oak:
// riscv_core
module riscv_core(
    input           sys_clk         ,
    input           sys_rst_n       ,
    output  reg     led_test        ,
    output          iram_cs         ,
    output  [11:0]  iram_addr       ,
    input   [31:0]  iram_rdata      ,
    output          dram_cs         ,
    output  [3:0]   dram_we         ,
    output  [11:0]  dram_addr       ,
    output  [31:0]  dram_wdata      ,
    input   [31:0]  dram_rdata      
);
Size in the first run: roughly 8200 cells after synthesis, roughly 130 I/O pins, about 0.074 mm² of cells after synthesis.
make LEC_CHECK=0 CAP_MARGIN=20 CELL_PAD_IN_SITES_DETAIL_PLACEMENT=1 CELL_PAD_IN_SITES_GLOBAL_PLACEMENT=1 CORE_MARGIN=2 CORE_UTILIZATION=59 GPL_ROUTABILITY_DRIVEN=1 GPL_TIMING_DRIVEN=1 PLACE_DENSITY=0.39 SLEW_MARGIN=35 TNS_END_PERCENT=95 finish   # period 5.68 ns
run.sh (not shown) runs the stock make flow with config.mk's settings and CLKGATE_MAP_FILE=.
oak did not make it past global routing, where a tool error ended it.
What pine does differently from oak at the input level:
==> flow/config.mk <==
export PLATFORM = sky130hd
export DESIGN_NAME = riscv_core
export DESIGN_NICKNAME = riscv_core
export VERILOG_FILES = /design/flow/design.v
export SDC_FILE = /design/flow/constraint.sdc
export NUM_CORES = 4
export LEC_CHECK = 0
export CAP_MARGIN = 20
export CELL_PAD_IN_SITES_DETAIL_PLACEMENT = 0
export CELL_PAD_IN_SITES_GLOBAL_PLACEMENT = 1
export CORE_MARGIN = 2
export CORE_UTILIZATION = 47
export GPL_ROUTABILITY_DRIVEN = 1
export PLACE_DENSITY = 0.45
export SLEW_MARGIN = 20
==> flow/constraint.sdc <==
create_clock -name core_clock -period 5.85 [get_ports {sys_clk}]
set_input_delay 1.1700 -clock core_clock [delete_from_list [all_inputs] [get_ports {sys_clk}]]
set_output_delay 1.1700 -clock core_clock [all_outputs]
set_load 0.01 [all_outputs]
## What came out
pine reached the final stage; the timing, DRC and antenna checks on its layout passed. Going from oak to pine, post-CTS setup buffer count down 2; synthesized cell count flat; total clock sinks flat. STATUS placeable core region: pine loses against oak. On pine: count of cells resized by post-cts repair is 44 lower than what oak gave. Share of the synthesized netlist area taken by xor and xnor gates of pine is on par with oak. Area after detailed placement ended up 290 µm² higher on pine than on oak. oak -> pine: post-synth area from yosys stat delta 0, exact match. Changes observed in pine relative to oak: area of the die went up, fraction of the core area occupied by cells at floorplan went down.
diff inputs: pine => birch
-- flow/config.mk --
<<< pine, line 11
export CORE_MARGIN = 2
export CORE_UTILIZATION = 47
export GPL_ROUTABILITY_DRIVEN = 1
export PLACE_DENSITY = 0.45
export SLEW_MARGIN = 20
>>> birch, line 11
export CORE_MARGIN = 2
export CORE_UTILIZATION = 46
export GPL_ROUTABILITY_DRIVEN = 1
export PLACE_DENSITY_LB_ADDON = 0.12
export SLEW_MARGIN = 20
==> flow/constraint.sdc <==
create_clock -name core_clock -period 4.81 [get_ports {sys_clk}]
set_input_delay 0.9620 -clock core_clock [delete_from_list [all_inputs] [get_ports {sys_clk}]]
set_output_delay 0.9620 -clock core_clock [all_outputs]
set_load 0.01 [all_outputs]
Results
birch had finished all stages when the layout checks came back failing, citing setup timing. Compared with pine, birch has less setup slack. Vias: birch more than pine. Of birch and pine, the run reporting the lower number of clock buffers in the layout was birch. Hold slack, birch and pine: smaller value in birch. Per the comparison of birch with pine, proportion of total power due to net switching now sits at about the same level, placed wire-length estimate rose 19000 µm, relative slew slack now smaller, buffer and inverter count on the worst path has increased. A critical path capture point of u_ex_mem.alu_ex_result_line_out[31]$_DFF_PN0_ is what birch shows, while dram_wdata[28] belongs to pine.
Inputs modified between birch and maple:
==> flow/config.mk <==
export PLATFORM = sky130hd
export DESIGN_NAME = riscv_core
export DESIGN_NICKNAME = riscv_core
export VERILOG_FILES = /design/flow/design.v
export SDC_FILE = /design/flow/constraint.sdc
export NUM_CORES = 4
export LEC_CHECK = 0
export CAP_MARGIN = 10
export CELL_PAD_IN_SITES_DETAIL_PLACEMENT = 0
export CELL_PAD_IN_SITES_GLOBAL_PLACEMENT = 1
export CORE_MARGIN = 2
export CORE_UTILIZATION = 51
export GPL_ROUTABILITY_DRIVEN = 1
export MIN_ROUTING_LAYER = met1
export SETUP_SLACK_MARGIN = 1.94
export SLEW_MARGIN = 20
export TNS_END_PERCENT = 15
==> flow/constraint.sdc <==
create_clock -name core_clock -period 6.74 [get_ports {sys_clk}]
set_input_delay 1.3480 -clock core_clock [delete_from_list [all_inputs] [get_ports {sys_clk}]]
set_output_delay 1.3480 -clock core_clock [all_outputs]
set_load 0.01 [all_outputs]
## What came out
In summary, maple completed successfully, with a layout that passed the timing, DRC and antenna checks.
A critical path launch point of iram_rdata[18] is what maple shows, while u_mem_wb.alu_ex_result_line_out[0]$_DFF_PN0_ belongs to birch.
maple gives less non-clock buffer count than birch did.
maple: non-clock buffering overhead in the final layout 7.0 points below birch
Power share of the sequential group came out higher on maple than on birch.
Summary of maple over birch: total power of the final layout now sits lower, inverter tally of the final layout excluding the clock network now sits at about the same level, end-of-flow core utilization now sits higher, final-report setup violation count now sits lower, sequential cell count now sits at about the same level.

## nickel
riscv_core again, from the RTL that the note above started with.
Design riscv_core, start of the top module:
module riscv_core(
    input           sys_clk         ,
    input           sys_rst_n       ,
    output  reg     led_test        ,
    output          iram_cs         ,
    output  [11:0]  iram_addr       ,
    input   [31:0]  iram_rdata      ,
    output          dram_cs         ,
    output  [3:0]   dram_we         ,
    output  [11:0]  dram_addr       ,
    output  [31:0]  dram_wdata      ,
    input   [31:0]  dram_rdata      
);
reg     [31:0]  PC                          ;
wire    [31:0]  alu_add4_data               ; 
wire    [31:0]  pc_mux_data                 ;
wire    [31:0]  alu_imm_data                ;
wire    [31:0]  instruct_data               ;
wire    [31:0]  PC_line2_out                ;
wire    [31:0]  instruct_data_line2_out     ;
wire    [6:0]   instruct_op                 ;
wire    [2:0]   instruct_func3              ;
wire            ctrl_mux_sel                ;
wire            if_flush                    ;
wire            pc_mux_sel                  ;
wire            pc_stop                     ;
wire    [1:0]   imm_add_data0_sel           ;
wire    [1:0]   rd_data_sel                 ;
wire            rd_addr_sel                 ;
wire            reg_wr_imm                  ;
wire            reg_wr_wb                   ;
wire            mem2reg_sel                 ;
wire    [1:0]   exAlu_op                    ;
wire            mem_wr                      ;
wire            mem_rd                      ;
wire    [2:0]   mem_op                      ;
wire            exAlu_data1_sel             ;
wire            ctrl_mux_reg_wr             ;
wire            ctrl_mux_mem2reg_sel        ;
wire    [1:0]   ctrl_mux_exAlu_op           ;
wire            ctrl_mux_mem_wr             ;
wire            ctrl_mux_mem_rd             ;
wire    [2:0]   ctrl_mux_mem_op             ;
wire            ctrl_mux_exAlu_data1_sel    ;
wire    [4:0]   rs_reg1_addr                ;  
wire    [4:0]   rs_reg2_addr                ;  
wire    [31:0]  rs_reg1_rdata               ;
wire    [31:0]  rs_reg2_rdata               ;
wire    [31:0]  rd_wdata_mux                ;
wire    [4:0]   rd_addr_mux                 ;
  ...
Settings: LEC_CHECK=0, ABC_AREA=0, CAP_MARGIN=40, CELL_PAD_IN_SITES_DETAIL_PLACEMENT=1, CELL_PAD_IN_SITES_GLOBAL_PLACEMENT=1, CORE_MARGIN=2, CORE_UTILIZATION=65, GPL_ROUTABILITY_DRIVEN=1, GPL_TIMING_DRIVEN=0, MIN_ROUTING_LAYER=met2, SETUP_SLACK_MARGIN=1.94, SLEW_MARGIN=20, TNS_END_PERCENT=10; clock period 11.0 ns.
What ended nickel was a tool error in clock tree synthesis; the run never finished.
diff inputs: nickel => lagoon
# nickel
export LEC_CHECK = 0
export ABC_AREA = 0
export CAP_MARGIN = 40
export CELL_PAD_IN_SITES_DETAIL_PLACEMENT = 1
export CELL_PAD_IN_SITES_GLOBAL_PLACEMENT = 1
export CORE_MARGIN = 2
export CORE_UTILIZATION = 65
export GPL_ROUTABILITY_DRIVEN = 1
export GPL_TIMING_DRIVEN = 0
export MIN_ROUTING_LAYER = met2
export SETUP_SLACK_MARGIN = 1.94
export SLEW_MARGIN = 20
export TNS_END_PERCENT = 10
create_clock -name core_clock -period 11.0 [get_ports {sys_clk}]
# lagoon
export LEC_CHECK = 0
export CAP_MARGIN = 20
export CELL_PAD_IN_SITES_DETAIL_PLACEMENT = 1
export CELL_PAD_IN_SITES_GLOBAL_PLACEMENT = 1
export CORE_MARGIN = 2
export CORE_UTILIZATION = 30
export GPL_ROUTABILITY_DRIVEN = 1
export GPL_TIMING_DRIVEN = 0
export HOLD_SLACK_MARGIN = -0.1
export MAX_ROUTING_LAYER = met4
export PLACE_DENSITY = 0.45
export SLEW_MARGIN = 10
create_clock -name core_clock -period 10.0 [get_ports {sys_clk}]
==> results <==
- No stage failed in lagoon, and the final checks on the layout all came back clean.
- Net count entering floorplan: lagoon vs nickel identical
- Multiplexer share of the synthesized area essentially unchanged between lagoon and nickel.
- Changes observed in lagoon relative to nickel: placement-stage cell area went up by 8.1%, number of cells in the yosys synthesis report was more or less identical, detailed placement HPWL went up by 26%.
- Any difference in number of flops mapped to enable cells by yosys between lagoon and nickel is small enough to ignore.
Setup changes, lagoon to fjord
# lagoon
export LEC_CHECK = 0
export CAP_MARGIN = 20
export CELL_PAD_IN_SITES_DETAIL_PLACEMENT = 1
export CELL_PAD_IN_SITES_GLOBAL_PLACEMENT = 1
export CORE_MARGIN = 2
export CORE_UTILIZATION = 30
export GPL_ROUTABILITY_DRIVEN = 1
export GPL_TIMING_DRIVEN = 0
export HOLD_SLACK_MARGIN = -0.1
export MAX_ROUTING_LAYER = met4
export PLACE_DENSITY = 0.45
export SLEW_MARGIN = 10
create_clock -name core_clock -period 10.0 [get_ports {sys_clk}]
# fjord
export LEC_CHECK = 0
export CAP_MARGIN = 20
export CELL_PAD_IN_SITES_DETAIL_PLACEMENT = 1
export CELL_PAD_IN_SITES_GLOBAL_PLACEMENT = 1
export CORE_MARGIN = 2
export CORE_UTILIZATION = 30
export GPL_ROUTABILITY_DRIVEN = 1
export PLACE_DENSITY = 0.45
export SETUP_SLACK_MARGIN = 1.44
export SLEW_MARGIN = 20
create_clock -name core_clock -period 7.76 [get_ports {sys_clk}]
==> results <==
fjord finished end to end and its layout was clean on timing, DRC and antenna.
According to the power report, total power for fjord is higher than for lagoon.
Compared with lagoon, in fjord number of clock buffer instances in the layout +about 4%; HPWL after detailed placement -about 30%; register area ~0 delta.
Against lagoon, fjord comes in 51% higher on largest vdd supply drop.
The routed wire length of fjord falls short of that of lagoon by 26%.

before:
Starting RTL as in the previous note.
==> flow/config.mk <==
export PLATFORM = sky130hd
export DESIGN_NAME = riscv_core
export DESIGN_NICKNAME = riscv_core
export VERILOG_FILES = /design/flow/design.v
export SDC_FILE = /design/flow/constraint.sdc
export NUM_CORES = 4
export LEC_CHECK = 0
export ABC_AREA = 1
export CAP_MARGIN = 20
export CELL_PAD_IN_SITES_DETAIL_PLACEMENT = 0
export CELL_PAD_IN_SITES_GLOBAL_PLACEMENT = 0
export CORE_ASPECT_RATIO = 0.5
export CORE_MARGIN = 2
export CORE_UTILIZATION = 72
export CTS_CLUSTER_DIAMETER = 400
export CTS_CLUSTER_SIZE = 94
export GPL_ROUTABILITY_DRIVEN = 1
export PLACE_DENSITY = 0.35
export SETUP_SLACK_MARGIN = 1.03
export SLEW_MARGIN = 20
==> flow/constraint.sdc <==
create_clock -name core_clock -period 3.48 [get_ports {sys_clk}]
set_input_delay 0.6960 -clock core_clock [delete_from_list [all_inputs] [get_ports {sys_clk}]]
set_output_delay 0.6960 -clock core_clock [all_outputs]
set_load 0.01 [all_outputs]
before: it failed during 5_1_grt, and the tool reported GRT-0116.
## Diff of input files: after against before
Settings: CTS_CLUSTER_SIZE removed (was 94); CTS_CLUSTER_DIAMETER removed (was 400); PLACE_DENSITY_LB_ADDON newly set to 0.2; TNS_END_PERCENT newly set to 100; CAP_MARGIN changed from 20 to 10; MIN_ROUTING_LAYER newly set to met1; SETUP_SLACK_MARGIN changed from 1.03 to 0.64; CORE_ASPECT_RATIO removed (was 0.5); PLACE_DENSITY removed (was 0.35); the clock period (ns, I/O delays scaled along) changed from 3.48 to 5.74.
--- outcome ---
after never completed, since it errored out during 5_1_grt. Status(before) = ERROR, stage = 5_1_grt. Changes observed in after relative to before: cts-stage hold buffer count decreased by 1 relative to the old numbers; core region area level; floorplan die width -about 30%; worst slack at placement saw an increase; number of levels the H-tree was split into grew by 3. Going from before to after, sequential fraction of the synthesis area has remained practically unchanged; share of synthesized cell area in and, or, nand and nor gates neither gained nor lost much; die size ~0 delta.

riscv_core again, from the RTL that the note above started with.
Settings: LEC_CHECK=0, ABC_AREA=1, CAP_MARGIN=20, CELL_PAD_IN_SITES_DETAIL_PLACEMENT=0, CELL_PAD_IN_SITES_GLOBAL_PLACEMENT=0, CORE_ASPECT_RATIO=0.5, CORE_MARGIN=2, CORE_UTILIZATION=72, CTS_CLUSTER_DIAMETER=395, CTS_CLUSTER_SIZE=96, GPL_ROUTABILITY_DRIVEN=1, PLACE_DENSITY=0.45, SETUP_SLACK_MARGIN=0.68, SLEW_MARGIN=20; clock period 3.58 ns.
The first run failed in global routing on GRT-0116.
Then changed:
- ABC_AREA: 1 -> default
- CORE_ASPECT_RATIO: 0.5 -> default
- CORE_UTILIZATION: 72 -> 61
- CTS_CLUSTER_DIAMETER: 395 -> default
- CTS_CLUSTER_SIZE: 96 -> default
- SETUP_SLACK_MARGIN: 0.68 -> 1.6
- clock period: 3.58 -> 5.51 ns (I/O delays scaled with it)
Effect:
- The changed run died in global routing with GRT-0116
- area after synthesis drops by a few percent
- die size rises by roughly a tenth
- synthesized cell count goes down by about a fifth
Then changed:
- CORE_UTILIZATION: 61 -> 72
- CTS_CLUSTER_DIAMETER: default -> 103
- SETUP_SLACK_MARGIN: 1.6 -> default
- clock period: 5.51 -> 3.48 ns (I/O delays scaled with it)
- Now the flow never finished: it broke off in clock tree synthesis with DPL-0038
- die area shrinks by 15%
- synthesized area does not change
- synthesized cell count is unchanged
Then changed:
- CAP_MARGIN: 20 -> 10
- CTS_CLUSTER_DIAMETER: 103 -> default
- MIN_ROUTING_LAYER: default -> met1
- PLACE_DENSITY: 0.45 -> default
- SETUP_SLACK_MARGIN: default -> 1.94
- TNS_END_PERCENT: default -> 15
- clock period: 3.48 -> 9.87 ns (I/O delays scaled with it)
Outcome: This time the run did not get past global routing; die size stays the same; synthesized area is unchanged; synthesized cell count stays the same.
Then changed:
- ABC_AREA: default -> 0
- CAP_MARGIN: 10 -> 40
- CELL_PAD_IN_SITES_DETAIL_PLACEMENT: 0 -> 1
- CELL_PAD_IN_SITES_GLOBAL_PLACEMENT: 0 -> 1
- CORE_UTILIZATION: 72 -> 65
- GPL_TIMING_DRIVEN: default -> 0
- HOLD_SLACK_MARGIN: default -> 0.21
- TNS_END_PERCENT: 15 -> 10
- Now the flow failed in clock tree synthesis
- die area came out higher by 11%
- synthesized cell count does not change
- synthesized area stays the same

riscv_core again, from the RTL that the note above started with.
==> flow/design.v (excerpt) <==
module riscv_core(
    input           sys_clk         ,
    input           sys_rst_n       ,
    output  reg     led_test        ,
    output          iram_cs         ,
    output  [11:0]  iram_addr       ,
    input   [31:0]  iram_rdata      ,
    output          dram_cs         ,
    output  [3:0]   dram_we         ,
    output  [11:0]  dram_addr       ,
    output  [31:0]  dram_wdata      ,
    input   [31:0]  dram_rdata      
);
==> flow/config.mk <==
export PLATFORM = sky130hd
export DESIGN_NAME = riscv_core
export DESIGN_NICKNAME = riscv_core
export VERILOG_FILES = /design/flow/design.v
export SDC_FILE = /design/flow/constraint.sdc
export NUM_CORES = 4
export LEC_CHECK = 0
export ABC_AREA = 0
export CAP_MARGIN = 20
export CORE_ASPECT_RATIO = 0.55
export CORE_MARGIN = 8
export CORE_UTILIZATION = 28
export CTS_CLUSTER_DIAMETER = 316
export GPL_ROUTABILITY_DRIVEN = 0
export HOLD_SLACK_MARGIN = 0.27
export MAX_ROUTING_LAYER = met4
export MIN_ROUTING_LAYER = met2
export PLACE_DENSITY_LB_ADDON = 0.26
export SETUP_SLACK_MARGIN = 1.43
export SLEW_MARGIN = 20
==> flow/constraint.sdc <==
create_clock -name core_clock -period 7.84 [get_ports {sys_clk}]
set_input_delay 1.5680 -clock core_clock [delete_from_list [all_inputs] [get_ports {sys_clk}]]
set_output_delay 1.5680 -clock core_clock [all_outputs]
set_load 0.01 [all_outputs]
The baseline ended with an error in 5_1_grt, error GRT-0116.
Change:
ABC_AREA = unset   (was 0)
CELL_PAD_IN_SITES_DETAIL_PLACEMENT = 1   (was unset)
CELL_PAD_IN_SITES_GLOBAL_PLACEMENT = 1   (was unset)
CORE_ASPECT_RATIO = unset   (was 0.55)
CORE_MARGIN = 2   (was 8)
CORE_UTILIZATION = 30   (was 28)
CTS_CLUSTER_DIAMETER = unset   (was 316)
GPL_ROUTABILITY_DRIVEN = 1   (was 0)
HOLD_SLACK_MARGIN = unset   (was 0.27)
MAX_ROUTING_LAYER = unset   (was met4)
MIN_ROUTING_LAYER = unset   (was met2)
PLACE_DENSITY = 0.45   (was unset)
PLACE_DENSITY_LB_ADDON = unset   (was 0.26)
SETUP_SLACK_MARGIN = unset   (was 1.43)
clock period = 11.8 ns   (was 7.84 ns; I/O delays follow)
What happened:
- Now the flow completed without violations
- die area falls by 11%
- area after synthesis does not change
- synthesized cell count is unchanged
Change:
CAP_MARGIN = 35   (was 20)
GPL_TIMING_DRIVEN = 0   (was unset)
HOLD_SLACK_MARGIN = -0.1   (was unset)
MAX_ROUTING_LAYER = met4   (was unset)
SETUP_SLACK_MARGIN = -0.11   (was unset)
SLEW_MARGIN = 15   (was 20)
clock period = 10.0 ns   (was 11.8 ns; I/O delays follow)
What happened:
- The new run finished clean
- cell count goes up by 9.3%
- critical path depth goes up by 10
- power goes up by 26%
- clock power goes up by 21%
- core utilization goes up by 3.2 points
- final area goes up by 9.0%
- area after synthesis is unchanged
- via count goes up by 18%
- clock skew goes down by 12 ps
- routed wire length goes up by 36%
Change:
ABC_AREA = 0   (was unset)
CAP_MARGIN = 40   (was 35)
CORE_ASPECT_RATIO = 0.83   (was unset)
CORE_UTILIZATION = 65   (was 30)
HOLD_SLACK_MARGIN = unset   (was -0.1)
MAX_ROUTING_LAYER = unset   (was met4)
MIN_ROUTING_LAYER = met2   (was unset)
PLACE_DENSITY = unset   (was 0.45)
SETUP_SLACK_MARGIN = unset   (was -0.11)
SLEW_MARGIN = 20   (was 15)
TNS_END_PERCENT = 40   (was unset)
clock period = 6.78 ns   (was 10.0 ns; I/O delays follow)
With this change the flow ended with an error in 4_1_cts (DPL-0033).
Synthesized cell count stays the same.
Die size is lower by 53%.
Synthesized area stays the same.
Power figures rest on the tool's default switching activity, not on a simulated workload.
